==> run a <==
// CPUCore
module CPUCore(
input clk,
input Reset,
output wire [15:0] mem_addr,
output wire        mem_we,
output wire [15:0] mem_wdata,
input  wire [15:0] mem_rdata
);
==> flow/config.mk <==
export PLATFORM = sky130hd
export DESIGN_NAME = CPUCore
export DESIGN_NICKNAME = CPUCore
export VERILOG_FILES = /design/flow/design.v
export SDC_FILE = /design/flow/constraint.sdc
export NUM_CORES = 4
export LEC_CHECK = 0
export CAP_MARGIN = 20
export CORE_MARGIN = 2
export CORE_UTILIZATION = 40
export PLACE_DENSITY = 0.6
export SLEW_MARGIN = 20
==> flow/constraint.sdc <==
create_clock -name core_clock -period 6.74 [get_ports {clk}]
set_input_delay 1.3480 -clock core_clock [delete_from_list [all_inputs] [get_ports {clk}]]
set_output_delay 1.3480 -clock core_clock [all_outputs]
set_load 0.01 [all_outputs]
run.sh (not shown) runs the stock make flow with config.mk's settings and CLKGATE_MAP_FILE=.
==> inputs of run b, as changes to run a <==
--- a/flow/config.mk
+++ b/flow/config.mk
@@ -5,8 +5,14 @@
 export SDC_FILE = /design/flow/constraint.sdc
 export NUM_CORES = 4
 export LEC_CHECK = 0
-export CAP_MARGIN = 20
-export CORE_MARGIN = 2
+export ABC_AREA = 1
+export CAP_MARGIN = 15
+export CELL_PAD_IN_SITES_GLOBAL_PLACEMENT = 1
+export CORE_MARGIN = 8
 export CORE_UTILIZATION = 40
+export GPL_ROUTABILITY_DRIVEN = 0
+export GPL_TIMING_DRIVEN = 0
+export HOLD_SLACK_MARGIN = 0.28
 export PLACE_DENSITY = 0.6
+export SETUP_SLACK_MARGIN = 1.07
 export SLEW_MARGIN = 20
==> flow/constraint.sdc (replaced) <==
create_clock -name core_clock -period 8.0 [get_ports {clk}]
set_input_delay 1.6000 -clock core_clock [delete_from_list [all_inputs] [get_ports {clk}]]
set_output_delay 1.6000 -clock core_clock [all_outputs]
set_load 0.01 [all_outputs]
==> summary of the runs <==
Between run a and run b, the lower clock skew is in run b (gap 0.0054 ns).
Worst hold slack: run a is higher than run b (0.029 ns).
Critical path depth: run a is higher than run b (6).
Of run b and run a, run b has the higher routed wire length (gap 43%, measured against run a).
Against run b, the worst setup slack of run a is worse by 0.29 ns.
Power: run a is higher than run b (about 12%).
Against run b, the non-clock buffer count of run a is lower by 230.
Sequential share of layout area: run b is lower than run a (4.1 points).
In sequential cell count, run b and run a do not differ.
==> figures <==
item	run b	run a
Outcome	finished clean	finished clean
Mux share of post-synthesis cell area	0.007555	0.1683
Routed vias/inst	6.521	7.075
NetSw	2.887 mW	2.907 mW
Number of global-route vias before repair	37870	27470
Well Taps	1165	1040
Critical path endpoint	mem_we	RegFile.registers[5][14]
Net count entering floorplan	5025	3115
Static Leak	15.35 nW	12.16 nW
Crit. path cell count	10	16
Cells in synth_stat.txt	4949	3039
Met3 usage	0.1232	0.08674
Sequential share of cell area	0.3287	0.3699
Count of non-CTS buffers in the layout	429	199
Internal power consumption	4.488 mW	5.322 mW
Port Buffer Count	49	50
Clock buf/inv share	0.04309	0.04438
Final worst hold slack	0.4439 ns	0.4725 ns
Routing usage on met2	0.5795	0.5029
Switching Share	0.3915	0.3533

* * *

==> inputs of job 5576 <==
CPUCore again, from the RTL that the note above started with.
clock: 8.34 ns
lec_check: 0
abc_area: 1
cap_margin: 20
core_margin: 2
core_utilization: 40
max_routing_layer: met4
place_density: 0.87
slew_margin: 5
tns_end_percent: 35
==> inputs of job 6811, as changes to job 5576 <==
Settings changed: ABC_AREA 1 to not set, MAX_ROUTING_LAYER met4 to not set, PLACE_DENSITY 0.87 to 0.6, SETUP_SLACK_MARGIN set to 1.31, SLEW_MARGIN 5 to 20, TNS_END_PERCENT 35 to not set.
==> flow/constraint.sdc (replaced) <==
create_clock -name core_clock -period 6.74 [get_ports {clk}]
set_input_delay 1.3480 -clock core_clock [delete_from_list [all_inputs] [get_ports {clk}]]
set_output_delay 1.3480 -clock core_clock [all_outputs]
set_load 0.01 [all_outputs]
==> inputs of job 3843, as changes to job 5576 <==
Settings changed: CORE_UTILIZATION 40 to 71, CTS_CLUSTER_SIZE set to 94, MAX_ROUTING_LAYER met4 to not set, PLACE_DENSITY 0.87 to 0.6, SLEW_MARGIN 5 to 20, TNS_END_PERCENT 35 to not set.
==> flow/constraint.sdc (replaced) <==
create_clock -name core_clock -period 6.29 [get_ports {clk}]
set_input_delay 1.2580 -clock core_clock [delete_from_list [all_inputs] [get_ports {clk}]]
set_output_delay 1.2580 -clock core_clock [all_outputs]
set_load 0.01 [all_outputs]
==> comparison <==
Job 3843 completed without violations. Job 6811 passed the timing, design-rule and antenna checks. Job 5576 finished clean. Sequential power, highest first: job 3843, job 6811, job 5576. In job 6811 the wire length is lower than in job 3843, by 3.9%. Count of clock-buffer cells in the layout, highest first: job 6811, job 5576, job 3843. Worst setup slack: job 5576 > job 6811 > job 3843. The highest combinational power belongs to job 3843, the lowest to job 5576. Flip-flop count is the same in job 6811 and job 5576. Register-to-register slack: job 6811 is lower than job 5576 (0.31 ns).
Power is estimated from default activity; no workload was simulated.
